[flow/config.mk]
export PLATFORM = sky130hd
export DESIGN_NAME = fp_mul
export DESIGN_NICKNAME = fp_mul
export VERILOG_FILES = /design/flow/design.v
export SDC_FILE = /design/flow/constraint.sdc
export NUM_CORES = 4
export LEC_CHECK = 0
export ABC_AREA = 0
export CAP_MARGIN = 20
export CORE_ASPECT_RATIO = 1.84
export CORE_MARGIN = 2
export CORE_UTILIZATION = 40
export CTS_CLUSTER_DIAMETER = 347
export CTS_CLUSTER_SIZE = 98
export HOLD_SLACK_MARGIN = -0.07
export SETUP_SLACK_MARGIN = 0.28
export SLEW_MARGIN = 20
[flow/constraint.sdc]
create_clock -name core_clock -period 5.3 [get_ports {clk}]
set_input_delay 1.0600 -clock core_clock [delete_from_list [all_inputs] [get_ports {clk}]]
set_output_delay 1.0600 -clock core_clock [all_outputs]
set_load 0.01 [all_outputs]
[flow/design.v]
module fp1(sig1, sig2, exp1, exp2, sign1, sign2, signew, expnew, signnew);
input wire [10:0] sig1, sig2; 
input wire [3:0] exp1, exp2;
input wire sign1, sign2;
output wire [21:0] signew;
output wire [4:0] expnew;
output wire signnew;
assign expnew = exp1 + exp2 - 3'b111;
assign signew = sig1 * sig2;
assign signnew = sign1 ^ sign2;
endmodule
module fp2(sig, exp, sign, fp_result, under, over);
input wire [21:0] sig;
input wire [4:0] exp;
input wire sign;
output wire [15:0] fp_result;
output wire under, over;
reg [21:0] tempsig;
reg [4:0] tempexp;
reg underflow;
reg overflow;
always @(*)
begin
	if(sig[20]==1'b0)
		begin
			tempsig = sig >> 1;
			tempexp = exp + 1'b1;
		end
	else 
		begin
			tempsig = sig;
			tempexp = exp;
		end
	if (tempexp > 5'd24) underflow = 1'b1;
	else underflow = 1'b0;
	if (tempexp[4]==1) overflow = 1'b1;
	else overflow =1'b0;
end
assign fp_result = {sign, tempexp[3:0], tempsig[19:9] };
assign under = underflow;
assign over = overflow;
endmodule
module fp_mul(clk, op1, op2, result, under, over);
input wire clk;
input wire [15:0] op1, op2;
output reg [15:0] result;
output reg under, over;
reg [15:0] op1reg, op2reg;
wire [21:0] signew;
wire [4:0] expnew;
wire signnew;
wire [15:0] fp_result;
wire fp_under, fp_over;
always @(posedge clk)
begin
	op1reg <= op1;
	op2reg <= op2;
	result <= fp_result;
	under <= fp_under;
	over <= fp_over;
end
fp1 stage1(.sig1(op1reg[10:0]), .sig2(op2reg[10:0]), .exp1(op1reg[14:11]), .exp2(op2reg[14:11]),
	.sign1(op1reg[15]), .sign2(op2reg[15]), .signew(signew), .expnew(expnew), .signnew(signnew));
fp2 stage2(.sig(signew), .exp(expnew), .sign(signnew), .fp_result(fp_result), .under(fp_under), .over(fp_over));
endmodule
[flow/run.sh]
#!/bin/bash
# the make line also repeats each setting of config.mk as NAME=value (left out here)
make -C /OpenROAD-flow-scripts/flow DESIGN_CONFIG=/design/flow/config.mk WORK_HOME=/design/flow/orfs CLKGATE_MAP_FILE= finish
==> results of run 1 <==
timing repair:
action / CTS / global route
pin swaps: 50 / 22
cloned: 0 / 0
endpoints found under the setup margin: 17 / 17
gates resized: 90 / 39
hold buffers: 0 / 0
buffers inserted: 25 / 7
cell type report:
type                            instances  area [um^2]  share of cell area [%]
Clock inverter                          3         68.8                   0.952
Timing Repair Buffer                  117         1060                    14.7
Sequential cell                        50         1070                    14.8
Clock buffer                            5          125                    1.73
Multi-Input combinational cell        382         4280                    59.1
Tap cell                              177          221                    3.06
Inverter                              110          413                    5.71
through the flow:
step / std cells / setup slack (ns) / hold slack [ns]
floorplan: 566 / 0.285 / 0.406
global placement: 804 / -0.159 / 0.418
detailed placement: 804 / -0.205 / 0.426
CTS: 837 / 0.252 / 0.445
global route: 844 / 0.0791 / 0.456
finish: 844 / 0.201 / 0.438
routing by layer:
layer / global-route usage (%) / up-vias / share of wire, %
li1: - / 1970 / -
met1: 20.8 / 2137 / 32
met2: 39.4 / 107 / 59
met3: 1.79 / 49 / 2.2
met4: 11.1 / 0 / 6.6
met5: 0 / - / 0
==> Slide: Implementation Results, run 1 <==
Key Metrics from the Run

Detailed routing
  – Post-DRT Antenna Nets: 0
  – Iteration-0 DRC Markers: about 110
  – Antenna cells: 0
  – DRC viols: 0
  – Via Count: 4263
  – DRT Pass-1 Iters: 4
  – Routed Wire Length: around 14 mm
  – Via density per instance: 5.05
  – WL per Instance: about 17 um

Synth
  – Post-Syn Area per Cell: 9.49 um^2
  – Mux share: 1.05%
  – Top cell type by instance count after synthesis: inv_1
  – Adder Area Share: 43.9%
  – Synthesized flop and latch total: around 50
  – Comb area leader: adder cells
  – Biggest area consumer among synthesized cells: fa_1
  – Post-synth seq share: a little under a fifth
  – Max-area cell share: about 29%
  – Area fraction in xor and xnor cells: around 3.1%
  – Cell Type Count: ~53
  – Syn Inst Count: about 570
  – Async S/R FF share, synth: 0%
  – Synth top cells by count: inv_1 (109), fa_1 (79), and2_1 (65)
  – Area of the mapped netlist: between 0.005 and 0.006 mm^2
  – Synth Area in Compound Gates: 8.32%
  – Floorplan Nets: around 740
  – Top cells by area: fa_1 (29%), dfxtp_1 (19%), ha_1 (14%)
  – Syn. warnings: 2
  – YS chip area: 0.00537 mm^2
  – Cells in synth_stat.txt: between 500 and 600
  – Flip-flops with a built-in enable: 0
  – Commonest flop: dfxtp_1
  – Simple-Gate Area Share: between 10% and 20%

Clock tree
  – CTS tree: done
  – Max Buffers Root-to-Sink: 2
  – Worst-path clk slew: ~0.080 ns
  – Total CTS buffers: 5
  – Late-Pin Clk Latency: ~0.3 ns
  – Clock net sink count: 50
  – Root buf cell: clkbuf_16
  – Depth of the CTS H-tree: 2

Global routing
  – Antenna violations before repair: 0
  – Vias in the first global route: about 4800
  – Gr usage total: between 20 and 25%
  – First-pass GRT wire length: ~23 mm
  – Largest net degree at the start of global routing: 17
  – Gr ovfl total: 0

Pwr
  – Net Sw Frac: about 45%
  – Total chip power: around 4400 uW
  – Power Internal: 2460 uW
  – Sequential Power: 513 uW
  – Worst vdd ir: around 420 uV
  – Combinational Power Share: approximately 80%
  – Psw: about 2000 uW
  – Seq pwr share: approximately 12%
  – Power Clock: about 430 uW
  – Highest-power group: combinational logic
  – Comb. pwr: roughly 3500 uW
  – PwrDens: between 600 and 700 mW/mm^2
  – Leak pwr: approximately 0.0034 uW
  – Clock share of power: 9.6%

Final layout
  – P&R area growth vs syn: 34.6%
  – Final Net Count: between 800 and 900
  – FILL cells: between 1000 and 1500
  – Fin util: a little over half
  – Final Cell Area: between 0.007 and 0.008 mm^2

Floorplan
  – Row count: approximately 57
  – Die Area: approximately 0.014 mm^2
  – Init Core Util: 40.7%
  – Die H: around 160 um
  – IO Pins: ~51
  – Core Area: between 0.01 and 0.015 mm^2
  – Die width: between 80 and 90 um

Hold path
  – WHS Path Cells: 1
  – Hold Path End: result[15]$_DFF_P_
  – Hold WC Path Type: flip-flop to flip-flop
  – Worst Min Path Start: op1reg[15]$_DFF_P_

Worst setup path
  – Crit start category: flip-flop
  – CP Class: flip-flop to flip-flop
  – Slowest stage delay, CP: approximately 0.57 ns
  – R2r startpoint: op2reg[9]$_DFF_P_
  – Worst Reg-to-Reg Cells: 17
  – WP data arrival: 5.32 ns
  – CP max FO: 5
  – Largest delay share family, worst path: adder cells
  – Crit path cell chain: and2_4 -> fa_1 -> fa_1 -> fa_1 -> fa_1 -> inv_2 -> fa_1 -> inv_2 -> ha_4 -> a21oi_2 -> o21ai_2 -> a31o_2 -> o21ai_4 -> nand4_1 -> buf_4 -> a31o_4 -> a221oi_2
  – Worst path depth: 17
  – Start point of the critical path: op2reg[9]$_DFF_P_
  – WP data required: between 5 and 6 ns
  – End of the worst register-to-register path: result[7]$_DFF_P_
  – Crit path capture: result[7]$_DFF_P_
  – Slowest stage cell, crit path: fa_1
  – Setup crit end kind: flip-flop
  – Flop-to-flop setup slack: between 0.2 and 0.25 ns
  – Most frequent CP cell: fa_1
  – Buf/Inv on CP: 3

Timing
  – Tightest Pin Transition: between 0.4 and 0.5 ns
  – Tcrit/Tclk final: between 90% and 100%
  – Max Freq: roughly 200 MHz
  – RSZ-0062 raised after global routing: yes
  – Final Hold Vio Count: 0
  – Final setup fails: 0
  – Max-slew headroom: between 70% and 80%
  – Setup Skew: 0.00875 ns
  – Total negative slack: 0 ns
  – Final slew viol count: 0
  – Tmin final: 5.10 ns

Job
  – Stage-log warning count: 28
  – Max Cap Viol: 0

Place
  – I/O Buffers: approximately 50
  – Placer Congestion: slightly below 1
  – Final HPWL DP: roughly 11 mm
  – Dpl cell area: around 0.0063 mm^2

Outcome
  – Outcome: no timing/DRC/antenna violations
==> run 2, diff against run 1 <==
ABC_AREA = unset   (was 0)
CAP_MARGIN = 5   (was 20)
CELL_PAD_IN_SITES_DETAIL_PLACEMENT = 1   (was unset)
CORE_ASPECT_RATIO = 1.12   (was 1.84)
CTS_CLUSTER_DIAMETER = 136   (was 347)
CTS_CLUSTER_SIZE = unset   (was 98)
HOLD_SLACK_MARGIN = unset   (was -0.07)
MIN_ROUTING_LAYER = met2   (was unset)
SETUP_SLACK_MARGIN = unset   (was 0.28)
SLEW_MARGIN = 0   (was 20)
TNS_END_PERCENT = 75   (was unset)
==> run 2 against run 1 <==
The layout now fails its checks (negative setup slack). Critical path depth is 3 higher. Count of clock-buffer cells in the layout stayed put. Die size is 0.30% lower. Worst setup slack worse by 0.29 ns. Sequential power hardly changed. Design area is 4.6% lower. Maximum frequency is 5.3% lower. Hold slack better by 0.0058 ns. Non-clock buffer count is 8 lower. Total power is 5.9% lower. Utilization is 1.9 points lower. Sequential share of layout area is 0.71 points higher.
==> Slide: Implementation Results, run 2 <==
Key Metrics from the Run

Clock tree
  – Late-Pin Clk Latency: 0.32 ns
  – Worst-path clk slew: roughly 0.090 ns
  – CTS tree: done
  – CTS Hold Bufs: 0
  – Clock net sink count: approximately 50
  – Max Buffers Root-to-Sink: 2
  – Total CTS buffers: 5
  – Root buf cell: clkbuf_16
  – Depth of the CTS H-tree: 2

Worst setup path
  – Slowest stage delay, CP: about 0.56 ns
  – Crit path capture: result[8]$_DFF_P_
  – Most frequent CP cell: fa_1
  – Slowest stage cell, crit path: fa_1
  – Flop-to-flop setup slack: -0.09 ns
  – Worst path depth: 20
  – Worst Reg-to-Reg Cells: 20
  – CP max FO: 7
  – Start point of the critical path: op2reg[8]$_DFF_P_
  – WP data arrival: approximately 5.6 ns
  – Setup crit end kind: flip-flop
  – Largest delay share family, worst path: adder cells
  – Crit start category: flip-flop
  – CP Class: flip-flop to flip-flop
  – End of the worst register-to-register path: result[8]$_DFF_P_
  – R2r startpoint: op2reg[8]$_DFF_P_
  – WP data required: between 5 and 6 ns
  – Buf/Inv on CP: 6
  – Crit path cell chain: buf_4 -> and2_1 -> fa_1 -> fa_1 -> fa_1 -> fa_1 -> inv_1 -> fa_1 -> inv_1 -> ha_4 -> and3_4 -> and3_4 -> o211ai_1 -> a21boi_2 -> buf_4 -> nor4_4 -> buf_4 -> buf_4 -> nor3_1 -> o211a_1

Job
  – Stage-log warning count: 26
  – Max Cap Viol: 0

Floorplan
  – Core Area: ~0.013 mm^2
  – Row count: between 40 and 50
  – Init Core Util: 41.2%
  – Die H: approximately 130 um
  – IO Pins: just over 50
  – Die Area: 0.0144 mm^2
  – Die width: 113 um

Global routing
  – Antenna violations before repair: 0
  – Gr ovfl total: 0
  – First-pass GRT wire length: between 20 and 25 mm
  – Gr usage total: between 30% and 40%
  – Vias in the first global route: between 6000 and 7000
  – Largest net degree at the start of global routing: 19

Timing
  – Tightest Pin Transition: between 0.5 and 0.6 ns
  – Final setup fails: 9
  – Max Freq: between 150 and 200 MHz
  – Total negative slack: -0.294 ns
  – Final slew viol count: 0
  – Final Hold Vio Count: 0
  – Setup Skew: approximately 0.015 ns
  – Tcrit/Tclk final: 102%
  – Max-slew headroom: between 60% and 70%
  – Tmin final: 5.39 ns
  – Worst Slack Setup Final: -0.0852 ns

Synth
  – Async S/R FF share, synth: 0%
  – Post-synth seq share: a little under a fifth
  – Simple-Gate Area Share: between 10% and 20%
  – Area fraction in xor and xnor cells: 3.07%
  – Commonest flop: dfxtp_1
  – Comb area leader: adder cells
  – Top cells by area: fa_1 (29%), dfxtp_1 (19%), ha_1 (14%)
  – Area of the mapped netlist: approximately 0.0054 mm^2
  – Post-Syn Area per Cell: around 9.5 um^2
  – Synthesized flop and latch total: 50
  – Syn Inst Count: 566
  – YS chip area: 0.00537 mm^2
  – Max-area cell share: between 20% and 30%
  – Floorplan Nets: 740
  – Cell Type Count: around 53
  – Mux share: between 1 and 1.5%
  – Biggest area consumer among synthesized cells: fa_1
  – Syn. warnings: 2
  – Adder Area Share: a little over two fifths
  – Cells in synth_stat.txt: around 570
  – Synth top cells by count: inv_1 (109), fa_1 (79), and2_1 (65)
  – Synth Area in Compound Gates: between 8 and 9%
  – Top cell type by instance count after synthesis: inv_1
  – Flip-flops with a built-in enable: 0

Pwr
  – Net Sw Frac: a little under half
  – Comb. pwr: 3300 uW
  – Sequential Power: between 500 and 600 uW
  – Leak pwr: between 0.003 and 0.004 uW
  – Worst vdd ir: roughly 320 uV
  – Seq pwr share: 12.2%
  – Power Internal: 2240 uW
  – Total chip power: about 4200 uW
  – Power Clock: about 370 uW
  – Combinational Power Share: 78.9%
  – Psw: approximately 1900 uW
  – PwrDens: about 610 mW/mm^2
  – Highest-power group: combinational logic
  – Clock share of power: between 8 and 9%

Place
  – Placer Congestion: 0.908
  – Cell count after placement: ~800
  – I/O Buffers: ~50
  – Final HPWL DP: between 10 and 15 mm

Outcome
  – SO Viols: negative setup slack
  – Outcome: failed layout checks

Detailed routing
  – Met2 routed WL: 8.90 mm
  – Via Count: 5779
  – Antenna cells: 0
  – Via density per instance: between 7 and 8
  – Routed Wire Length: around 15 mm
  – WL per Instance: between 15 and 20 um
  – WL met3: slightly above 5 mm
  – Met1 Wirelength: 0 um
  – Top layer in use: met4
  – Post-DRT Antenna Nets: 0
  – DRC viols: 0
  – DRT Pass-1 Iters: 8
  – Iteration-0 DRC Markers: 968

Hold path
  – Hold WC Path Type: flip-flop to flip-flop
  – Hold Path End: result[15]$_DFF_P_
  – WHS Path Cells: 1
  – Worst Min Path Start: op2reg[15]$_DFF_P_

Final layout
  – Final Net Count: ~830
  – P&R area growth vs syn: 28.5%
  – Fin util: about 53%
  – Finished Layout Cells: ~820
-- run 2: final cells by class --
type                       instances  area [um^2]
clock buffer                       5          125
timing repair buffer             109          971
inverter                         110          413
fill                            1453         6150
clock inverter                     3         28.8
tap                              161          201
multi-input combinational        382         4090
sequential                        50         1070
-- run 2: through the flow --
| stage | worst slack (ns) | cell area, um^2 | hold WS (ns) |
|---|---|---|---|
| after global placement | 0.00151 | 6320 | 0.417 |
| after CTS | 0.00441 | 6570 | 0.438 |
| after global routing | -0.244 | 6900 | 0.480 |
| final | -0.0852 | 6900 | 0.444 |
| after detailed placement | -0.0872 | 6320 | 0.420 |
| after floorplan | 0.0691 | 5370 | 0.406 |
-- run 2: what timing repair did --
action	CTS	global route
setup buffers	1	14
resized	33	52
pin swaps	9	40
endpoints found under the hold margin	0	0
setup endpoints to repair	16	17
-- run 2: layer usage --
layer,vias to the layer above,GRT usage [%]
li1,1948,-
met1,2106,-
met2,1536,41.0
met3,189,38.4
met4,0,10.1
met5,-,1.40
==> run 3, diff against run 2 <==
ABC_AREA = 1   (was unset)
CAP_MARGIN = 20   (was 5)
CELL_PAD_IN_SITES_DETAIL_PLACEMENT = unset   (was 1)
CORE_ASPECT_RATIO = unset   (was 1.12)
CORE_UTILIZATION = 71   (was 40)
CTS_CLUSTER_DIAMETER = 199   (was 136)
CTS_CLUSTER_SIZE = 35   (was unset)
HOLD_SLACK_MARGIN = -0.08   (was unset)
MIN_ROUTING_LAYER = unset   (was met2)
SETUP_SLACK_MARGIN = 1.43   (was unset)
SLEW_MARGIN = 20   (was 0)
TNS_END_PERCENT = unset   (was 75)
clock period = 4.96 ns   (was 5.3 ns; I/O delays follow)
==> run 3 against run 2 <==
The run now fails in 5_1_grt. Die size decreased by 39%. Area after synthesis increased by 6.8%. Synthesized cell count increased by 32%.
==> Slide: Implementation Results, run 3 <==
Implementation Results

Floorplan
  – Core Area: 0.00777 mm^2
  – Init Core Util: 73.8%
  – Die Area: between 0.008 and 0.009 mm^2
  – Die H: approximately 94 um
  – Die width: roughly 94 um
  – IO Pins: about 51
  – Row count: 32

Place
  – Final HPWL DP: around 11 mm
  – I/O Buffers: around 50
  – Pre-CTS setup slack: roughly 0.018 ns
  – Placer Congestion: 0.933
  – Dpl cell area: ~0.0065 mm^2

Clock tree
  – Max Buffers Root-to-Sink: 2
  – Depth of the CTS H-tree: 2
  – Clock net sink count: 50
  – Root buf cell: clkbuf_8
  – Total CTS buffers: 5

Synth
  – Biggest area consumer among synthesized cells: fa_1
  – Commonest flop: dfxtp_1
  – Post-synth seq share: between 10% and 20%
  – Comb area leader: adder cells
  – Area of the mapped netlist: roughly 0.0057 mm^2
  – Flip-flops with a built-in enable: 0
  – Floorplan Nets: roughly 900
  – Simple-Gate Area Share: roughly 20%
  – Synth top cells by count: nand2_1 (224), inv_1 (201), fa_1 (79)
  – Synth Area in Compound Gates: between 3 and 4%
  – Syn. warnings: 2
  – Adder Area Share: roughly two fifths
  – YS chip area: 0.00574 mm^2
  – Mux share: 0%
  – Area fraction in xor and xnor cells: between 2 and 2.5%
  – Synthesized flop and latch total: ~50
  – Top cells by area: fa_1 (28%), dfxtp_1 (17%), nand2_1 (15%)
  – Syn Inst Count: 749
  – Top cell type by instance count after synthesis: nand2_1
  – Cell Type Count: 34
  – Async S/R FF share, synth: 0%
  – Max-area cell share: ~28%
  – Cells in synth_stat.txt: around 750
  – Post-Syn Area per Cell: roughly 7.7 um^2

Global routing
  – Gr usage total: 60.6%
  – Gr ovfl total: 2

Outcome
  – Fail Step: 5_1_grt
  – Outcome: did not finish
  – First Err: [ERROR GRT-0232] Routing congestion too high. Check the congestion heatmap in the GUI.
## run 3: per-layer routing
metal	GRT usage [%]	overflow
met3	31.6	0
met1	61.0	0
met4	61.1	0
met2	86.8	2
met5	3.21	0
## run 3: timing repair
action	CTS
pin swaps	18
hold buffers	0
gates cloned	1
endpoints found under the setup margin	17
endpoints found under the hold margin	0
setup buffers	30
gates resized	59
## run 3: stage by stage
| step | std cells | util [%] | hold slack [ns] |
|---|---|---|---|
| floorplan | 749 | - | 0.406 |
| global placement | 886 | 83.7 | 0.407 |
| detailed placement | 886 | 83.7 | 0.424 |
| CTS | 925 | 90.5 | 0.439 |
==> run 4, diff against run 3 <==
ABC_AREA = unset   (was 1)
CORE_UTILIZATION = 68   (was 71)
CTS_CLUSTER_DIAMETER = unset   (was 199)
CTS_CLUSTER_SIZE = 36   (was 35)
HOLD_SLACK_MARGIN = unset   (was -0.08)
PLACE_DENSITY = 0.6   (was unset)
SETUP_SLACK_MARGIN = unset   (was 1.43)
clock period = 4.98 ns   (was 4.96 ns; I/O delays follow)
==> run 4 against run 3 <==
Now fails the layout checks on negative setup slack. Area after synthesis down 6.3%. Die size down 2.1%. Synthesized cell count down 24%.
==> Slide: Implementation Results, run 4 <==
Key Metrics from the Run

Timing
  – RSZ-0062 raised after global routing: yes
  – Final slew viol count: 0
  – Final setup fails: 17
  – Total negative slack: -7.83 ns
  – Tcrit/Tclk final: 111%
  – Max-slew headroom: around two fifths
  – Setup Skew: 0.0171 ns
  – Worst Slack Setup Final: -0.570 ns
  – Final Hold Vio Count: 0
  – Tightest Pin Transition: 0.894 ns
  – Tmin final: approximately 5.6 ns
  – Max Freq: between 150 and 200 MHz

Place
  – Final HPWL DP: around 10 mm
  – Dpl cell area: 0.00647 mm^2
  – I/O Buffers: approximately 50
  – Placer Congestion: ~0.84

Synth
  – Max-area cell share: a little under 30%
  – Simple-Gate Area Share: 15.5%
  – Top cells by area: fa_1 (29%), dfxtp_1 (19%), ha_1 (14%)
  – YS chip area: between 0.005 and 0.006 mm^2
  – Synthesized flop and latch total: 50
  – Commonest flop: dfxtp_1
  – Syn Inst Count: roughly 570
  – Async S/R FF share, synth: 0%
  – Cell Type Count: 53
  – Synth top cells by count: inv_1 (109), fa_1 (79), and2_1 (65)
  – Mux share: 1.05%
  – Synth Area in Compound Gates: 8.32%
  – Post-Syn Area per Cell: 9.49 um^2
  – Area fraction in xor and xnor cells: roughly 3%
  – Top cell type by instance count after synthesis: inv_1
  – Flip-flops with a built-in enable: 0
  – Floorplan Nets: ~740
  – Area of the mapped netlist: 0.00537 mm^2
  – Syn. warnings: 2
  – Biggest area consumer among synthesized cells: fa_1
  – Adder Area Share: a little over two fifths
  – Cells in synth_stat.txt: about 570
  – Post-synth seq share: 18.6%
  – Comb area leader: adder cells

Worst setup path
  – Largest delay share family, worst path: adder cells
  – R2r startpoint: op2reg[5]$_DFF_P_
  – Buf/Inv on CP: 8
  – WP data arrival: 5.77 ns
  – WP data required: about 5.2 ns
  – Crit path cell chain: buf_12 -> nand2_1 -> fa_2 -> inv_1 -> ha_1 -> inv_1 -> fa_1 -> inv_2 -> fa_1 -> inv_1 -> fa_1 -> inv_2 -> ha_4 -> a21oi_2 -> o21ai_4 -> a31o_2 -> o21ai_2 -> buf_6 -> a31oi_4 -> nor2_4 -> buf_6 -> mux2i_1
  – Flop-to-flop setup slack: -0.57 ns
  – Crit start category: flip-flop
  – Crit path capture: under$_DFF_P_
  – End of the worst register-to-register path: under$_DFF_P_
  – Slowest stage delay, CP: ~0.58 ns
  – Slowest stage cell, crit path: fa_2
  – CP Class: flip-flop to flip-flop
  – Worst Reg-to-Reg Cells: 22
  – Setup crit end kind: flip-flop
  – Start point of the critical path: op2reg[5]$_DFF_P_
  – CP max FO: 5
  – Worst path depth: 22

Hold path
  – Hold WC Path Type: flip-flop to flip-flop
  – Worst Min Path Start: op2reg[15]$_DFF_P_
  – Hold Path End: result[15]$_DFF_P_
  – WHS Path Cells: 1

Floorplan
  – Die H: slightly above 90 um
  – Die width: around 93 um
  – IO Pins: 51
  – Core Area: approximately 0.0077 mm^2
  – Init Core Util: between 60% and 70%
  – Row count: 32
  – Die Area: 0.00863 mm^2

Pwr
  – Comb. pwr: slightly below 5000 uW
  – PwrDens: 774 mW/mm^2
  – Sequential Power: 555 uW
  – Power Clock: around 260 uW
  – Leak pwr: 0.00348 uW
  – Net Sw Frac: about half
  – Power Internal: ~2700 uW
  – Psw: 2890 uW
  – Clock share of power: 4.7%
  – Highest-power group: combinational logic
  – Combinational Power Share: about 85%
  – Worst vdd ir: 520 uV
  – Seq pwr share: under 10%

Clock tree
  – Clock net sink count: roughly 50
  – Worst-path clk slew: about 0.11 ns
  – Late-Pin Clk Latency: roughly 0.33 ns
  – Total CTS buffers: 5
  – Max Buffers Root-to-Sink: 2
  – Root buf cell: clkbuf_8
  – Depth of the CTS H-tree: 2
  – CTS Hold Bufs: 0
  – CTS tree: done

Detailed routing
  – DRC viols: 0
  – WL per Instance: around 28 um
  – DRT Pass-1 Iters: 5
  – Post-DRT Antenna Nets: 0
  – Via density per instance: ~6.7
  – Routed Wire Length: 21.7 mm
  – Iteration-0 DRC Markers: about 600
  – Via Count: between 5000 and 6000

Job
  – Stage-log warning count: 30
  – Max Cap Viol: 0

Final layout
  – Final Cell Area: approximately 0.0073 mm^2
  – Fin util: approximately 95%
  – P&R area growth vs syn: 35.3%
  – Final Net Count: 858

Global routing
  – Largest net degree at the start of global routing: 16
  – Antenna violations before repair: 2
  – First-pass GRT wire length: 24.6 mm
  – Vias in the first global route: about 5000
  – Gr usage total: between 30% and 40%
  – Gr ovfl total: 0

Outcome
  – Outcome: failed layout checks
  – SO Viols: negative setup slack
-- run 4: metal layers --
layer | routed length [um] | track usage, %
met5 | 41 | 0
met4 | 2700 | 21.4
met3 | 2580 | 5.94
met2 | 9960 | 68.5
met1 | 6430 | 41.6
-- run 4: layout make-up --
type	instances	area [um^2]
Clock buffer	5	68.8
Multi-Input combinational cell	383	4370
Antenna cell	2	5.00
Timing Repair Buffer	134	1220
Fill cell	205	418
Tap cell	102	128
Sequential cell	50	1050
Clock inverter	2	13.8
Inverter	110	413
-- run 4: per-stage QoR --
step / instances / total power (uW) / hold WS [ns] / setup slack (ns)
after floorplan: 566 / 2550 / 0.406 / 0.000345
after global placement: 759 / 3340 / 0.408 / -0.115
after detailed placement: 759 / 3460 / 0.419 / -0.295
after CTS: 781 / 4230 / 0.433 / -0.0331
after global routing: 787 / 5760 / 0.532 / -0.716
final: 788 / 5630 / 0.523 / -0.570
-- run 4: what timing repair did --
item,in CTS,in global routing
pin swaps,28,19
buffers inserted,13,6
endpoints found under the hold margin,0,0
endpoints found under the setup margin,17,17
resized,75,60
gates cloned,3,0
==> run 5, diff against run 4 <==
CORE_UTILIZATION = 59   (was 68)
CTS_CLUSTER_SIZE = unset   (was 36)
PLACE_DENSITY = unset   (was 0.6)
SETUP_SLACK_MARGIN = 1.13   (was unset)
clock period = 3.88 ns   (was 4.98 ns; I/O delays follow)
==> run 5 against run 4 <==
The layout still fails its checks (negative setup slack). Maximum frequency increased by 10%. Critical path type unchanged. Critical endpoint is now result[8]$_DFF_P_. Design area increased by 2.0%. Global-route usage decreased by 10 points. Via count decreased by 17%.
==> Slide: Implementation Results, run 5 <==
Key Metrics from the Run

Floorplan
  – Core Area: 0.00876 mm^2
  – Init Core Util: about 60%
  – Die Area: around 0.01 mm^2
  – Die width: 99.4 um
  – Die H: just under 100 um
  – IO Pins: between 50 and 60
  – Row count: 34

Detailed routing
  – Iteration-0 DRC Markers: ~130
  – Routed Wire Length: between 10 and 15 mm
  – Antenna cells: 0
  – Post-DRT Antenna Nets: 0
  – WL per Instance: 15.8 um
  – DRC viols: 0
  – DRT Pass-1 Iters: 4
  – Via Count: ~4400
  – Via density per instance: around 5.4

Global routing
  – Vias in the first global route: 4817
  – Largest net degree at the start of global routing: 16
  – Antenna violations before repair: 0
  – First-pass GRT wire length: ~22 mm
  – Gr usage total: around 28%
  – Gr ovfl total: 0

Synth
  – Cells in synth_stat.txt: ~570
  – Biggest area consumer among synthesized cells: fa_1
  – Cell Type Count: 53
  – Max-area cell share: 29.4%
  – Mux share: ~1.0%
  – Area fraction in xor and xnor cells: under 10%
  – Comb area leader: adder cells
  – YS chip area: roughly 0.0054 mm^2
  – Post-Syn Area per Cell: 9.49 um^2
  – Adder Area Share: approximately 44%
  – Synth top cells by count: inv_1 (109), fa_1 (79), and2_1 (65)
  – Area of the mapped netlist: around 0.0054 mm^2
  – Syn. warnings: 2
  – Top cells by area: fa_1 (29%), dfxtp_1 (19%), ha_1 (14%)
  – Syn Inst Count: 566
  – Post-synth seq share: 18.6%
  – Commonest flop: dfxtp_1
  – Synth Area in Compound Gates: roughly 8.3%
  – Synthesized flop and latch total: 50
  – Flip-flops with a built-in enable: 0
  – Floorplan Nets: around 740
  – Simple-Gate Area Share: 15.5%
  – Async S/R FF share, synth: 0%
  – Top cell type by instance count after synthesis: inv_1

Pwr
  – Power Clock: between 300 and 400 uW
  – Power Internal: roughly 3400 uW
  – Clock share of power: 5.5%
  – PwrDens: between 800 and 900 mW/mm^2
  – Combinational Power Share: roughly 83%
  – Seq pwr share: between 10 and 15%
  – Comb. pwr: roughly 4900 uW
  – Sequential Power: 694 uW
  – Net Sw Frac: 43.3%
  – Highest-power group: combinational logic
  – Total chip power: slightly below 6000 uW
  – Worst vdd ir: slightly above 500 uV
  – Leak pwr: ~0.0036 uW
  – Psw: 2580 uW

Final layout
  – Comb area: approximately 0.0043 mm^2
  – P&R area growth vs syn: 38.0%
  – Seq. cell area: roughly 0.0011 mm^2
  – Final Net Count: 882
  – Finished Layout Cells: around 800
  – FILL cells: about 520

Worst setup path
  – Largest delay share family, worst path: adder cells
  – Slowest stage delay, CP: roughly 0.55 ns
  – End of the worst register-to-register path: result[8]$_DFF_P_
  – Worst path depth: 20
  – Crit start category: flip-flop
  – Setup crit end kind: flip-flop
  – Most frequent CP cell: fa_1
  – Buf/Inv on CP: 6
  – Crit path capture: result[8]$_DFF_P_
  – Start point of the critical path: op2reg[2]$_DFF_P_
  – Crit path cell chain: buf_12 -> nand2_4 -> fa_1 -> fa_1 -> fa_1 -> inv_2 -> fa_1 -> inv_2 -> fa_1 -> inv_2 -> ha_4 -> and3_4 -> and3_4 -> o211ai_1 -> buf_4 -> a21boi_2 -> buf_4 -> nor4_1 -> o311ai_1 -> o211a_1
  – CP max FO: 8
  – Flop-to-flop setup slack: -1.16 ns
  – Worst Reg-to-Reg Cells: 20
  – WP data required: around 4.2 ns
  – WP data arrival: about 5.3 ns
  – Slowest stage cell, crit path: fa_1
  – R2r startpoint: op2reg[2]$_DFF_P_
  – CP Class: flip-flop to flip-flop

Clock tree
  – Worst-path clk slew: ~0.10 ns
  – Total CTS buffers: 5
  – Depth of the CTS H-tree: 2
  – Max Buffers Root-to-Sink: 2
  – Root buf cell: clkbuf_8
  – CTS tree: done
  – Clock net sink count: ~50
  – Late-Pin Clk Latency: 0.33 ns

Place
  – I/O Buffers: approximately 50
  – Placer Congestion: between 0.8 and 0.9
  – Pre-CTS setup slack: -1.35 ns
  – Cell count after placement: between 700 and 800
  – Final HPWL DP: roughly 9.9 mm

Timing
  – Tightest Pin Transition: 0.397 ns
  – Final slew viol count: 0
  – Tmin final: a little over 5 ns
  – Final Hold Vio Count: 0
  – Final setup fails: 17
  – Total negative slack: -18.87 ns
  – Hold slack: roughly 0.43 ns
  – RSZ-0062 raised after global routing: yes
  – Max Freq: 199 MHz
  – Worst Slack Setup Final: -1.16 ns
  – Tcrit/Tclk final: 130%
  – Max-slew headroom: between 70% and 80%
  – Setup Skew: about 0.019 ns

Outcome
  – SO Viols: negative setup slack
  – Outcome: failed layout checks

Hold path
  – Hold WC Path Type: flip-flop to flip-flop
  – Hold Path End: result[15]$_DFF_P_
  – Worst Min Path Start: op1reg[15]$_DFF_P_
  – WHS Path Cells: 1

Job
  – Stage-log warning count: 32
  – Max Cap Viol: 0
run 5: final cells by class:
type,count,share of cell area (%)
Tap cell,108,1.82
Clock buffer,5,0.928
Multi-Input combinational cell,382,58.1
Sequential cell,50,14.3
Clock inverter,2,0.186
Timing Repair Buffer,159,19.1
Inverter,110,5.57
run 5: timing repair:
action	CTS	global route
hold buffers	0	0
resized	75	27
pin swaps	42	38
gates cloned	2	0
buffers inserted	14	9
setup endpoints to repair	17	17
run 5: per-layer routing:
| metal | vias up | GRT usage, % | wire [um] |
|---|---|---|---|
| li1 | 2056 | - | - |
| met4 | 0 | 10.2 | 525 |
| met1 | 2190 | 32.4 | 4900 |
| met3 | 34 | 4.85 | 531 |
| met5 | - | 0 | 0 |
| met2 | 106 | 50.6 | 6980 |
run 5: metrics by stage:
stage	utilization, %	cell area [um^2]
global placement	76.7	6720
detailed placement	76.7	6720
floorplan	-	5690
finish	84.6	7410
CTS	82.5	7230
global route	84.6	7410
==> run 6, diff against run 5 <==
ABC_AREA = 1   (was unset)
CELL_PAD_IN_SITES_DETAIL_PLACEMENT = 0   (was unset)
CORE_ASPECT_RATIO = 0.93   (was unset)
CORE_UTILIZATION = 72   (was 59)
CTS_CLUSTER_DIAMETER = 300   (was unset)
CTS_CLUSTER_SIZE = 99   (was unset)
MAX_ROUTING_LAYER = met4   (was unset)
PLACE_DENSITY_LB_ADDON = 0.01   (was unset)
SETUP_SLACK_MARGIN = 1.52   (was 1.13)
SLEW_MARGIN = 35   (was 20)
TNS_END_PERCENT = 70   (was unset)
clock period = 5.61 ns   (was 3.88 ns; I/O delays follow)
==> run 6 against run 5 <==
The run now finishes clean. First-iteration DRC count increased to 7.0 times the previous value. Cell count increased by 15%. Non-clock buffer count decreased by 50. Area after synthesis rose by 6.8%. Hold slack improved by 0.0062 ns. Die size down 12%. Count of clock-buffer cells in the layout is 1 higher. Worst setup slack gained 1.6 ns. Critical path depth grew 2. Critical endpoint is now under$_DFF_P_. Synthesized cell count increased by 32%.
==> Slide: Implementation Results, run 6 <==
Key Metrics from the Run

Clock tree
  – Depth of the CTS H-tree: 2
  – CTS Hold Bufs: 0
  – Root buf cell: clkbuf_8
  – Late-Pin Clk Latency: approximately 0.32 ns
  – Clock net sink count: around 50
  – Worst-path clk slew: 0.11 ns
  – CTS tree: done
  – Max Buffers Root-to-Sink: 2
  – Total CTS buffers: 5

Job
  – Max Cap Viol: 0
  – Stage-log warning count: 29

Worst setup path
  – Start point of the critical path: op2reg[5]$_DFF_P_
  – Buf/Inv on CP: 4
  – Slowest stage cell, crit path: fa_1
  – Worst path depth: 22
  – Crit path cell chain: buf_4 -> nand2_1 -> fa_1 -> fa_1 -> inv_1 -> fa_1 -> fa_1 -> inv_1 -> fa_1 -> inv_1 -> ha_4 -> nand2_4 -> nor2_4 -> nand2_2 -> nor2_2 -> nand2_2 -> nand4_1 -> nand3_1 -> nand2_1 -> nand2_1 -> nor2_1 -> nor2_1
  – Setup crit end kind: flip-flop
  – Slowest stage delay, CP: approximately 0.55 ns
  – Flop-to-flop setup slack: 0.47 ns
  – WP data required: a little under 6 ns
  – R2r startpoint: op2reg[5]$_DFF_P_
  – WP data arrival: 5.37 ns
  – Crit path capture: under$_DFF_P_
  – End of the worst register-to-register path: under$_DFF_P_
  – Crit start category: flip-flop
  – Worst Reg-to-Reg Cells: 22
  – CP max FO: 6
  – CP Class: flip-flop to flip-flop
  – Most frequent CP cell: fa_1
  – Largest delay share family, worst path: adder cells

Hold path
  – Hold WC Path Type: flip-flop to flip-flop
  – Worst Min Path Start: op2reg[15]$_DFF_P_
  – Hold Path End: result[15]$_DFF_P_
  – WHS Path Cells: 1

Timing
  – Setup Skew: between 0.004 and 0.005 ns
  – Tightest Pin Transition: 0.508 ns
  – Tcrit/Tclk final: 91.7%
  – Total negative slack: 0 ns
  – Final setup fails: 0
  – Final Hold Vio Count: 0
  – RSZ-0062 raised after global routing: yes
  – Final slew viol count: 0
  – Tmin final: a little over 5 ns
  – Max Freq: 194 MHz
  – Max-slew headroom: about two thirds

Floorplan
  – IO Pins: 51
  – Init Core Util: 73.9%
  – Die Area: about 0.0087 mm^2
  – Die width: about 97 um
  – Core Area: 0.00776 mm^2
  – Row count: 31
  – Die H: 90.1 um

Synth
  – Floorplan Nets: 923
  – Post-Syn Area per Cell: 7.66 um^2
  – Cell Type Count: 34
  – Synth top cells by count: nand2_1 (224), inv_1 (201), fa_1 (79)
  – Syn. warnings: 2
  – Mux share: 0%
  – Max-area cell share: between 20% and 30%
  – Commonest flop: dfxtp_1
  – Top cells by area: fa_1 (28%), dfxtp_1 (17%), nand2_1 (15%)
  – Top cell type by instance count after synthesis: nand2_1
  – Adder Area Share: between 40% and 50%
  – Comb area leader: adder cells
  – Syn Inst Count: around 750
  – Synthesized flop and latch total: about 50
  – Async S/R FF share, synth: 0%
  – Synth Area in Compound Gates: around 3.9%
  – YS chip area: around 0.0057 mm^2
  – Post-synth seq share: about 17%
  – Biggest area consumer among synthesized cells: fa_1
  – Cells in synth_stat.txt: between 700 and 800
  – Area fraction in xor and xnor cells: roughly 2.1%
  – Flip-flops with a built-in enable: 0
  – Area of the mapped netlist: 0.00574 mm^2
  – Simple-Gate Area Share: 20.3%

Pwr
  – Comb. pwr: between 4000 and 5000 uW
  – Clock share of power: between 5 and 6%
  – Highest-power group: combinational logic
  – Combinational Power Share: a little over four fifths
  – Net Sw Frac: approximately 54%
  – Sequential Power: roughly 500 uW
  – Seq pwr share: approximately a tenth
  – Leak pwr: approximately 0.0042 uW
  – Psw: 2600 uW
  – PwrDens: 656 mW/mm^2
  – Worst vdd ir: about 410 uV
  – Power Clock: 253 uW
  – Power Internal: 2180 uW

Place
  – Final HPWL DP: roughly 10 mm
  – Placer Congestion: 0.930
  – I/O Buffers: ~50

Detailed routing
  – DRC viols: 0
  – Post-DRT Antenna Nets: 0
  – WL per Instance: 22.7 um
  – Routed Wire Length: 21.4 mm
  – Iteration-0 DRC Markers: approximately 900
  – DRT Pass-1 Iters: 12
  – Via density per instance: ~6.4
  – Via Count: ~6000

Global routing
  – Gr usage total: between 40% and 50%
  – Vias in the first global route: 5937
  – Largest net degree at the start of global routing: 17
  – First-pass GRT wire length: around 27 mm
  – Antenna violations before repair: 1
  – Gr ovfl total: 0

Final layout
  – Fin util: a little over nine tenths
  – P&R area growth vs syn: 27.1%
  – FILL cells: between 200 and 250
  – Final Net Count: 1015

Outcome
  – Outcome: no timing/DRC/antenna violations
## run 6: cell type report
cell class              instances  area, um^2  share of cell area [%]
diodes                          1        2.50                  0.0343
clock buffers                   6        82.6                    1.13
clock inverters                 2        17.5                   0.240
inverters                     201         754                    10.4
multi-input cells             474        4240                    58.1
flip-flops and latches         50        1080                    14.8
well taps                      99         124                    1.70
repair buffers                109         996                    13.7
## run 6: repair_timing
action,in CTS,in global routing
gates resized,65,41
pin swaps,8,15
setup endpoints to repair,17,17
setup buffers,42,17
endpoints found under the hold margin,0,0
## run 6: through the flow
step	cells	hold WS, ns	setup WS (ns)	cell area (um^2)	power (uW)
CTS	924	0.433	1.01	7040	3850
global placement	874	0.417	0.798	6430	3190
detailed placement	874	0.420	0.687	6430	3250
floorplan	749	0.406	1.26	6070	2630
global route	942	0.454	0.301	7290	5000
finish	942	0.439	0.467	7290	4780
## run 6: metal layers
layer / vias to the layer above / routed length (um) / part of all wire (%) / track usage (%)
met1: 2671 / 6200 / 29 / 41.5
met2: 649 / 9910 / 46 / 70.8
met3: 314 / 2850 / 13 / 8.30
met5: - / 0 / 0 / -
met4: 0 / 2460 / 11 / 25.8
li1: 2358 / - / - / -
==> run 7, diff against run 6 <==
ABC_AREA = unset   (was 1)
CAP_MARGIN = 35   (was 20)
CELL_PAD_IN_SITES_DETAIL_PLACEMENT = 1   (was 0)
CORE_ASPECT_RATIO = 1.66   (was 0.93)
CORE_MARGIN = 8   (was 2)
CORE_UTILIZATION = 44   (was 72)
CTS_CLUSTER_DIAMETER = 166   (was 300)
CTS_CLUSTER_SIZE = unset   (was 99)
GPL_ROUTABILITY_DRIVEN = 0   (was unset)
MAX_ROUTING_LAYER = unset   (was met4)
MIN_ROUTING_LAYER = met2   (was unset)
PLACE_DENSITY_LB_ADDON = 0.21   (was 0.01)
SETUP_SLACK_MARGIN = unset   (was 1.52)
TNS_END_PERCENT = 75   (was 70)
clock period = 5.3 ns   (was 5.61 ns; I/O delays follow)
==> run 7 against run 6 <==
The layout now fails its checks (negative setup slack). Maximum frequency shrank 6.7%. Global-route usage shrank 7.7 points. Non-clock buffer count grew 1. Total power shrank 3.8%. Highest routed layer is now met5. Die size grew 85%. Sequential share of layout area grew 0.38 points. Design area shrank 3.8%. Largest power group unchanged. Synthesized cell count shrank 24%. Via count grew 2.1%. Register-to-register slack lost 0.68 ns. First-iteration DRC count grew 55%. Critical path depth shrank 4.
==> Slide: Implementation Results, run 7 <==
Key Metrics from the Run

Worst setup path
  – Most frequent CP cell: buf_4
  – Worst Reg-to-Reg Cells: 18
  – R2r startpoint: op2reg[5]$_DFF_P_
  – Largest delay share family, worst path: adder cells
  – Start point of the critical path: op2reg[5]$_DFF_P_
  – WP data required: around 5.5 ns
  – Buf/Inv on CP: 4
  – WP data arrival: between 5 and 6 ns
  – CP max FO: 8
  – Crit start category: flip-flop
  – Crit path cell chain: buf_4 -> buf_4 -> and2_1 -> fa_2 -> fa_1 -> fa_1 -> fa_1 -> ha_4 -> ha_4 -> a21oi_4 -> o21ai_4 -> a31o_2 -> o21ai_1 -> nand4_1 -> buf_4 -> buf_4 -> a31oi_1 -> a211oi_2
  – CP Class: flip-flop to flip-flop
  – Crit path capture: result[4]$_DFF_P_
  – Setup crit end kind: flip-flop
  – Worst path depth: 18
  – End of the worst register-to-register path: result[4]$_DFF_P_
  – Slowest stage delay, CP: 0.71 ns
  – Slowest stage cell, crit path: fa_1
  – Flop-to-flop setup slack: -0.21 ns

Synth
  – Mux share: around 1.0%
  – YS chip area: around 0.0054 mm^2
  – Adder Area Share: roughly 44%
  – Comb area leader: adder cells
  – Max-area cell share: 29.4%
  – Cell Type Count: ~53
  – Simple-Gate Area Share: 15.5%
  – Cells in synth_stat.txt: ~570
  – Floorplan Nets: 740
  – Flip-flops with a built-in enable: 0
  – Async S/R FF share, synth: 0%
  – Synth Area in Compound Gates: under 10%
  – Top cells by area: fa_1 (29%), dfxtp_1 (19%), ha_1 (14%)
  – Area fraction in xor and xnor cells: roughly 3.1%
  – Synthesized flop and latch total: around 50
  – Syn Inst Count: approximately 570
  – Syn. warnings: 2
  – Post-Syn Area per Cell: around 9.5 um^2
  – Biggest area consumer among synthesized cells: fa_1
  – Synth top cells by count: inv_1 (109), fa_1 (79), and2_1 (65)
  – Top cell type by instance count after synthesis: inv_1
  – Post-synth seq share: between 10% and 20%
  – Area of the mapped netlist: around 0.0054 mm^2
  – Commonest flop: dfxtp_1

Timing
  – Hold slack: about 0.45 ns
  – Max Freq: 181 MHz
  – Total negative slack: -2.42 ns
  – Final Hold Vio Count: 0
  – Tightest Pin Transition: between 0.5 and 0.6 ns
  – Tmin final: ~5.5 ns
  – Worst Slack Setup Final: -0.211 ns
  – Tcrit/Tclk final: 104%
  – Max-slew headroom: ~65%
  – Setup Skew: 0.00629 ns
  – RSZ-0062 raised after global routing: yes
  – Final slew viol count: 0
  – Final setup fails: 17

Hold path
  – Hold WC Path Type: flip-flop to flip-flop
  – WHS Path Cells: 1
  – Worst Min Path Start: op1reg[15]$_DFF_P_
  – Hold Path End: result[15]$_DFF_P_

Pwr
  – Psw: approximately 2200 uW
  – Leak pwr: around 0.0033 uW
  – PwrDens: 656 mW/mm^2
  – Combinational Power Share: 81.3%
  – Power Clock: between 300 and 400 uW
  – Clock share of power: under 10%
  – Worst vdd ir: approximately 380 uV
  – Net Sw Frac: roughly half
  – Power Internal: approximately 2400 uW
  – Seq pwr share: approximately 11%
  – Sequential Power: slightly above 500 uW
  – Highest-power group: combinational logic
  – Comb. pwr: 3740 uW

Outcome
  – SO Viols: negative setup slack
  – Outcome: failed layout checks

Global routing
  – Vias in the first global route: ~7000
  – First-pass GRT wire length: about 27 mm
  – Largest net degree at the start of global routing: 18
  – Gr usage total: between 30% and 40%
  – Antenna violations before repair: 1
  – Gr ovfl total: 0

Place
  – I/O Buffers: around 50
  – Final HPWL DP: 12.6 mm
  – Cell count after placement: slightly below 800

Floorplan
  – Row count: ~52
  – Die Area: roughly 0.016 mm^2
  – Die width: 102 um
  – Core Area: approximately 0.012 mm^2
  – Init Core Util: 44.6%
  – Die H: about 160 um
  – IO Pins: 51

Clock tree
  – Worst-path clk slew: roughly 0.08 ns
  – Late-Pin Clk Latency: roughly 0.30 ns
  – Total CTS buffers: 5
  – Max Buffers Root-to-Sink: 2
  – CTS Hold Bufs: 0
  – Clock net sink count: 50
  – CTS tree: done
  – Depth of the CTS H-tree: 2
  – Root buf cell: clkbuf_16

Final layout
  – Fin util: between 50% and 60%
  – P&R area growth vs syn: 30.6%
  – FILL cells: between 1000 and 1500
  – Comb area: around 0.0042 mm^2
  – Seq. cell area: around 0.0011 mm^2
  – Finished Layout Cells: approximately 820
  – Final Net Count: 833

Detailed routing
  – Via density per instance: between 7 and 8
  – Via Count: about 6000
  – WL per Instance: approximately 23 um
  – Routed Wire Length: approximately 19 mm
  – DRT Pass-1 Iters: 13
  – Post-DRT Antenna Nets: 0
  – Iteration-0 DRC Markers: ~1400
  – Antenna cells: 0
  – DRC viols: 0

Job
  – Stage-log warning count: 28
  – Max Cap Viol: 0
==> run 7: metrics by stage <==
step / setup slack (ns) / instance area [um^2] / power (uW)
5_1_grt: -0.394 / 7010 / 4840
3_3_place_gp: -0.0644 / 6270 / 3070
4_1_cts: -0.00157 / 6620 / 3750
6_report: -0.211 / 7010 / 4600
3_5_place_dp: -0.242 / 6270 / 3230
2_1_floorplan: 0.0691 / 5370 / 2290
==> run 7: final cells by class <==
type	instances	area share, %
Multi-Input combinational cell	382	59.7
Sequential cell	50	15.1
Timing Repair Buffer	110	14.3
Inverter	110	5.89
Tap cell	162	2.89
Clock buffer	5	1.78
Clock inverter	3	0.357
==> run 7: per-layer routing <==
layer / share of wire, % / up-vias / global-route usage (%)
li1: - / 1950 / -
met1: 0 / 2108 / -
met2: 53 / 1727 / 44.4
met3: 31 / 324 / 36.6
met4: 15 / 8 / 8.42
met5: 0.76 / - / 6.94
==> run 7: repair_timing <==
| action | 4_1_cts | 5_1_grt |
|---|---|---|
| cloned | 0 | 2 |
| buffers inserted | 11 | 9 |
| endpoints found under the setup margin | 17 | 17 |
| pin swaps | 6 | 59 |
| gates resized | 34 | 80 |
==> run 8, diff against run 7 <==
CAP_MARGIN = 20   (was 35)
CELL_PAD_IN_SITES_DETAIL_PLACEMENT = 0   (was 1)
CORE_ASPECT_RATIO = 0.83   (was 1.66)
CORE_MARGIN = 2   (was 8)
CORE_UTILIZATION = 61   (was 44)
CTS_CLUSTER_DIAMETER = 300   (was 166)
CTS_CLUSTER_SIZE = 99   (was unset)
GPL_ROUTABILITY_DRIVEN = unset   (was 0)
MIN_ROUTING_LAYER = unset   (was met2)
PLACE_DENSITY_LB_ADDON = 0.22   (was 0.21)
SETUP_SLACK_MARGIN = -0.24   (was unset)
TNS_END_PERCENT = 70   (was 75)
clock period = 5.61 ns   (was 5.3 ns; I/O delays follow)
==> run 8 against run 7 <==
The layout still fails its checks (negative setup slack). Wire length decreased by 40%. Sequential cell count did not move. Clock power decreased by 21%. Combinational power shrank 39%. Clock skew up 0.011 ns. Die size down 41%. Critical endpoint is now result[3]$_DFF_P_. Largest cell class unchanged.
==> Slide: Implementation Results, run 8 <==
Key Metrics from the Run

Outcome
  – Outcome: failed layout checks
  – SO Viols: negative setup slack

Clock tree
  – Total CTS buffers: 5
  – Post-CTS Setup Bufs: 0
  – CTS tree: done
  – Max Buffers Root-to-Sink: 2
  – CTS Hold Bufs: 0
  – CTS resizes: 0
  – Late-Pin Clk Latency: 0.32 ns
  – Depth of the CTS H-tree: 2
  – Clock net sink count: around 50
  – Worst-path clk slew: roughly 0.10 ns
  – Root buf cell: clkbuf_8

Synth
  – Floorplan Nets: ~740
  – Simple-Gate Area Share: around 16%
  – Synth Area in Compound Gates: around 8.3%
  – Cells in synth_stat.txt: between 500 and 600
  – YS chip area: roughly 0.0054 mm^2
  – Mux share: 1.05%
  – Commonest flop: dfxtp_1
  – Adder Area Share: 43.9%
  – Area of the mapped netlist: 0.00537 mm^2
  – Max-area cell share: a little under 30%
  – Synthesized flop and latch total: 50
  – Top cells by area: fa_1 (29%), dfxtp_1 (19%), ha_1 (14%)
  – Flip-flops with a built-in enable: 0
  – Post-Syn Area per Cell: approximately 9.5 um^2
  – Comb area leader: adder cells
  – Synth top cells by count: inv_1 (109), fa_1 (79), and2_1 (65)
  – Syn Inst Count: 566
  – Biggest area consumer among synthesized cells: fa_1
  – Syn. warnings: 2
  – Post-synth seq share: around a fifth
  – Top cell type by instance count after synthesis: inv_1
  – Async S/R FF share, synth: 0%
  – Area fraction in xor and xnor cells: approximately 3.1%
  – Cell Type Count: approximately 53

Place
  – Placer Congestion: 0.913
  – Final HPWL DP: 9.53 mm
  – Cell count after placement: 728
  – I/O Buffers: 50

Final layout
  – Final Net Count: about 790
  – FILL cells: 627
  – P&R area growth vs syn: 15.4%
  – Finished Layout Cells: 736

Timing
  – Tmin final: about 5.6 ns
  – Tcrit/Tclk final: 100%
  – Tightest Pin Transition: between 0.5 and 0.6 ns
  – Max Freq: around 180 MHz
  – Final slew viol count: 0
  – Final Hold Vio Count: 0
  – Setup Skew: 0.0174 ns
  – Worst Slack Setup Final: -0.00104 ns
  – Max-slew headroom: between 60% and 70%
  – Final setup fails: 1

Floorplan
  – Core Area: between 0.008 and 0.009 mm^2
  – IO Pins: between 50 and 60
  – Die H: 89.5 um
  – Die Area: approximately 0.0096 mm^2
  – Init Core Util: between 60% and 70%
  – Die width: 107 um
  – Row count: 31

Pwr
  – Net Sw Frac: a little under half
  – Worst vdd ir: 333 uV
  – Total chip power: 3030 uW
  – Combinational Power Share: ~75%
  – Power Clock: ~270 uW
  – PwrDens: 488 mW/mm^2
  – Sequential Power: 486 uW
  – Highest-power group: combinational logic
  – Power Internal: around 1600 uW
  – Clock share of power: 9.1%
  – Comb. pwr: 2270 uW
  – Seq pwr share: 16.1%
  – Leak pwr: about 0.0031 uW
  – Psw: 1380 uW

Worst setup path
  – Crit start category: flip-flop
  – Worst Reg-to-Reg Cells: 19
  – Setup crit end kind: flip-flop
  – R2r startpoint: op2reg[4]$_DFF_P_
  – WP data required: 5.82 ns
  – CP Class: flip-flop to flip-flop
  – Crit path cell chain: nand2_1 -> fa_1 -> inv_1 -> fa_1 -> fa_1 -> fa_1 -> inv_1 -> fa_1 -> inv_1 -> ha_1 -> a21oi_1 -> o21ai_1 -> buf_4 -> a31oi_1 -> a21boi_1 -> nor4_2 -> nor2_2 -> buf_4 -> a221oi_1
  – Worst path depth: 19
  – End of the worst register-to-register path: result[3]$_DFF_P_
  – Most frequent CP cell: fa_1
  – WP data arrival: approximately 5.8 ns
  – CP max FO: 8
  – Buf/Inv on CP: 5
  – Flop-to-flop setup slack: -0.001 ns
  – Crit path capture: result[3]$_DFF_P_
  – Start point of the critical path: op2reg[4]$_DFF_P_
  – Largest delay share family, worst path: adder cells
  – Slowest stage delay, CP: 0.56 ns
  – Slowest stage cell, crit path: fa_1

Detailed routing
  – Antenna cells: 0
  – Via Count: about 4000
  – DRT Pass-1 Iters: 5
  – Routed Wire Length: ~11 mm
  – Iteration-0 DRC Markers: 170
  – DRC viols: 0
  – Post-DRT Antenna Nets: 0
  – WL per Instance: roughly 16 um
  – Via density per instance: about 5.4

Global routing
  – Gr usage total: around 26%
  – Antenna violations before repair: 0
  – Gr ovfl total: 0
  – First-pass GRT wire length: approximately 19 mm
  – Vias in the first global route: between 4000 and 5000
  – Largest net degree at the start of global routing: 18

Hold path
  – Worst Min Path Start: op1reg[15]$_DFF_P_
  – Hold WC Path Type: flip-flop to flip-flop
  – WHS Path Cells: 1
  – Hold Path End: result[15]$_DFF_P_

Job
  – Max Cap Viol: 0
  – Stage-log warning count: 26
-- run 8: through the flow --
| stage | hold slack [ns] | setup TNS [ns] | setup WS (ns) | cell area [um^2] | util [%] |
|---|---|---|---|---|---|
| floorplan | 0.406 | 0 | 0.296 | 5370 | - |
| global placement | 0.411 | 0 | 0.196 | 6080 | 70.2 |
| detailed placement | 0.421 | 0 | 0.0552 | 6080 | 70.2 |
| CTS | 0.438 | -0.0164 | -0.0164 | 6190 | 71.6 |
| global route | 0.444 | -1.88 | -0.197 | 6200 | 71.7 |
| finish | 0.431 | -0.00104 | -0.00104 | 6200 | 71.7 |
-- run 8: layer usage --
metal / global-route usage (%) / routed length [um] / vias to the layer above
li1: - / - / 1880
met1: 32.9 / 4890 / 1988
met2: 47.1 / 5910 / 102
met3: 3.21 / 493 / 19
met4: 6.61 / 159 / 0
met5: 0 / 0 / -
-- run 8: area by class of cell --
cell class | instances | area, um^2 | share of cell area (%)
multi-input combinational | 382 | 3860 | 62.3
sequential | 50 | 1010 | 16.2
timing repair buffer | 71 | 658 | 10.6
inverter | 110 | 413 | 6.66
tap | 115 | 144 | 2.32
clock buffer | 5 | 68.8 | 1.11
clock inverter | 3 | 48.8 | 0.787
==> run 9, diff against run 8 <==
CELL_PAD_IN_SITES_GLOBAL_PLACEMENT = 2   (was unset)
CORE_ASPECT_RATIO = 0.89   (was 0.83)
CORE_MARGIN = 6   (was 2)
CORE_UTILIZATION = 59   (was 61)
CTS_CLUSTER_DIAMETER = unset   (was 300)
CTS_CLUSTER_SIZE = unset   (was 99)
GPL_TIMING_DRIVEN = 0   (was unset)
MAX_ROUTING_LAYER = met5   (was unset)
MIN_ROUTING_LAYER = met2   (was unset)
PLACE_DENSITY = 0.55   (was unset)
PLACE_DENSITY_LB_ADDON = unset   (was 0.22)
SETUP_SLACK_MARGIN = 0.26   (was -0.24)
SLEW_MARGIN = 0   (was 35)
TNS_END_PERCENT = 95   (was 70)
clock period = 7.58 ns   (was 5.61 ns; I/O delays follow)
==> run 9 against run 8 <==
The flow now stops in 3_1_place_gp_skip_io. Area after synthesis did not move. Synthesized cell count did not move. Die size rose by 21%.
==> Slide: Implementation Results, run 9 <==
Implementation Results

Synth
  – Async S/R FF share, synth: 0%
  – Cells in synth_stat.txt: between 500 and 600
  – Biggest area consumer among synthesized cells: fa_1
  – Cell Type Count: 53
  – Flip-flops with a built-in enable: 0
  – Syn. warnings: 2
  – Commonest flop: dfxtp_1
  – YS chip area: ~0.0054 mm^2
  – Synth top cells by count: inv_1 (109), fa_1 (79), and2_1 (65)
  – Mux share: 1.05%
  – Comb area leader: adder cells
  – Area of the mapped netlist: around 0.0054 mm^2
  – Floorplan Nets: about 740
  – Synth Area in Compound Gates: 8.32%
  – Syn Inst Count: roughly 570
  – Top cell type by instance count after synthesis: inv_1
  – Synthesized flop and latch total: about 50
  – Post-Syn Area per Cell: approximately 9.5 um^2
  – Simple-Gate Area Share: 15.5%
  – Post-synth seq share: approximately a fifth
  – Area fraction in xor and xnor cells: 3.07%
  – Adder Area Share: a little over two fifths
  – Max-area cell share: between 20 and 30%
  – Top cells by area: fa_1 (29%), dfxtp_1 (19%), ha_1 (14%)

Floorplan
  – Die H: about 100 um
  – Die width: between 100 and 150 um
  – Row count: 32
  – Core Area: approximately 0.0087 mm^2
  – Init Core Util: 61.5%
  – Die Area: 0.0115 mm^2

Outcome
  – Fail Step: 3_1_place_gp_skip_io
  – Outcome: did not finish
  – First Err: [ERROR GPL-0301] Utilization 100.442 % exceeds 100%.
==> run 10, diff against run 9 <==
ABC_AREA = 1   (was unset)
CELL_PAD_IN_SITES_DETAIL_PLACEMENT = unset   (was 0)
CELL_PAD_IN_SITES_GLOBAL_PLACEMENT = unset   (was 2)
CORE_ASPECT_RATIO = 0.5   (was 0.89)
CORE_MARGIN = 2   (was 6)
CORE_UTILIZATION = 72   (was 59)
CTS_CLUSTER_DIAMETER = 397   (was unset)
CTS_CLUSTER_SIZE = 100   (was unset)
GPL_TIMING_DRIVEN = unset   (was 0)
MAX_ROUTING_LAYER = unset   (was met5)
MIN_ROUTING_LAYER = unset   (was met2)
PLACE_DENSITY = 0.38   (was 0.55)
SETUP_SLACK_MARGIN = 1.14   (was 0.26)
SLEW_MARGIN = 20   (was 0)
TNS_END_PERCENT = 5   (was 95)
clock period = 4.82 ns   (was 7.58 ns; I/O delays follow)
==> run 10 against run 9 <==
The run fails in 5_1_grt. Area after synthesis increased by 6.8%. Die size fell by 24%. Synthesized cell count up 32%.
==> Slide: Implementation Results, run 10 <==
Implementation Results

Synth
  – Cell Type Count: 34
  – YS chip area: around 0.0057 mm^2
  – Simple-Gate Area Share: about 20%
  – Synthesized flop and latch total: approximately 50
  – Syn Inst Count: 749
  – Post-synth seq share: about 17%
  – Mux share: 0%
  – Adder Area Share: between 40% and 50%
  – Comb area leader: adder cells
  – Flip-flops with a built-in enable: 0
  – Area of the mapped netlist: 0.00574 mm^2
  – Floorplan Nets: 923
  – Biggest area consumer among synthesized cells: fa_1
  – Max-area cell share: 27.6%
  – Top cells by area: fa_1 (28%), dfxtp_1 (17%), nand2_1 (15%)
  – Area fraction in xor and xnor cells: under 10%
  – Cells in synth_stat.txt: between 700 and 800
  – Synth Area in Compound Gates: 3.90%
  – Top cell type by instance count after synthesis: nand2_1
  – Commonest flop: dfxtp_1
  – Syn. warnings: 2
  – Synth top cells by count: nand2_1 (224), inv_1 (201), fa_1 (79)
  – Async S/R FF share, synth: 0%
  – Post-Syn Area per Cell: about 7.7 um^2

Clock tree
  – Clock net sink count: roughly 50
  – Root buf cell: clkbuf_16
  – Max Buffers Root-to-Sink: 2
  – Total CTS buffers: 5
  – Depth of the CTS H-tree: 2

Place
  – Placer Congestion: about 0.90
  – Final HPWL DP: between 10 and 15 mm
  – Pre-CTS setup slack: -0.349 ns
  – I/O Buffers: 50
  – Dpl cell area: about 0.0066 mm^2
  – Cell count after placement: a little over 900

Outcome
  – Outcome: did not finish
  – First Err: [ERROR GRT-0116] Global routing finished with congestion. Check the congestion regions in the DRC Viewer.
  – Fail Step: 5_1_grt

Floorplan
  – Die width: 130 um
  – Die H: 67.1 um
  – Row count: 22
  – Core Area: ~0.0075 mm^2
  – Init Core Util: approximately 76%
  – IO Pins: ~51
  – Die Area: between 0.008 and 0.009 mm^2

Global routing
  – Gr usage total: around 65%
  – Gr ovfl total: 4
## run 10: through the flow
stage | total power, uW | hold slack, ns | TNS (ns)
CTS | 4780 | 0.444 | 0
detailed placement | 3960 | 0.423 | -2.72
global placement | 3770 | 0.416 | 0
floorplan | 3060 | 0.406 | 0
## run 10: layer usage
layer  global-route usage [%]  GRT overflow
met5                     10.6             0
met1                     64.2             0
met3                     48.3             0
met4                     64.1             2
met2                     85.1             2
## run 10: timing repair
item,4_1_cts
setup buffers,14
pin swaps,28
hold buffers,0
endpoints found under the setup margin,17
resized,56
hold endpoints to repair,0
==> run 11, diff against run 10 <==
CORE_ASPECT_RATIO = unset   (was 0.5)
CORE_UTILIZATION = 68   (was 72)
CTS_CLUSTER_DIAMETER = 50   (was 397)
CTS_CLUSTER_SIZE = 36   (was 100)
PLACE_DENSITY = 0.6   (was 0.38)
SETUP_SLACK_MARGIN = unset   (was 1.14)
SLEW_MARGIN = 40   (was 20)
TNS_END_PERCENT = unset   (was 5)
clock period = 4.08 ns   (was 4.82 ns; I/O delays follow)
==> run 11 against run 10 <==
The flow again stops in 5_1_grt. Area after synthesis is the same. Synthesized cell count unchanged. Die size up 5.1%.
==> Slide: Implementation Results, run 11 <==
Implementation Results

Floorplan
  – Die width: around 96 um
  – IO Pins: 51
  – Die Area: about 0.009 mm^2
  – Init Core Util: 69.8%
  – Core Area: about 0.0082 mm^2
  – Die H: approximately 96 um
  – Row count: 33

Synth
  – Synth Area in Compound Gates: 3.90%
  – Top cells by area: fa_1 (28%), dfxtp_1 (17%), nand2_1 (15%)
  – Area of the mapped netlist: about 0.0057 mm^2
  – Cells in synth_stat.txt: approximately 750
  – Comb area leader: adder cells
  – Synth top cells by count: nand2_1 (224), inv_1 (201), fa_1 (79)
  – Synthesized flop and latch total: 50
  – YS chip area: between 0.005 and 0.006 mm^2
  – Flip-flops with a built-in enable: 0
  – Commonest flop: dfxtp_1
  – Cell Type Count: 34
  – Post-Syn Area per Cell: 7.66 um^2
  – Mux share: 0%
  – Syn. warnings: 2
  – Biggest area consumer among synthesized cells: fa_1
  – Async S/R FF share, synth: 0%
  – Area fraction in xor and xnor cells: 2.14%
  – Max-area cell share: around 28%
  – Syn Inst Count: 749
  – Top cell type by instance count after synthesis: nand2_1
  – Simple-Gate Area Share: slightly above 20%
  – Floorplan Nets: slightly above 900
  – Adder Area Share: 41.1%
  – Post-synth seq share: between 10% and 20%

Place
  – I/O Buffers: around 50
  – Placer Congestion: between 0.9 and 1
  – Cell count after placement: slightly below 1000
  – Final HPWL DP: around 12 mm

Global routing
  – Gr usage total: a little over nine tenths
  – Gr ovfl total: roughly 950

Clock tree
  – Total CTS buffers: 5
  – Clock net sink count: ~50
  – Depth of the CTS H-tree: 2
  – CTS Hold Bufs: 0
  – Max Buffers Root-to-Sink: 2
  – Root buf cell: clkbuf_8

Outcome
  – Outcome: did not finish
  – Fail Step: 5_1_grt
  – First Err: [ERROR GRT-0232] Routing congestion too high. Check the congestion heatmap in the GUI.
-- run 11: timing repair --
action | in CTS
endpoints found under the setup margin | 17
pin swaps | 47
resized | 88
gates cloned | 2
setup buffers | 26
-- run 11: layer usage --
metal	track usage [%]	GRT overflow
met1	82.6	3
met5	8.93	0
met3	60.0	3
met2	142	755
met4	117	187
-- run 11: per-stage QoR --
stage | hold slack (ns) | util, % | setup WS (ns) | cell area, um^2
after CTS | 0.432 | 94.3 | -0.609 | 7750
after detailed placement | 0.416 | 86.6 | -0.735 | 7120
after global placement | 0.408 | 86.6 | -0.559 | 7120
after floorplan | 0.406 | - | -0.267 | 6070
No activity file was given, so power comes from the tool's default toggle rates.
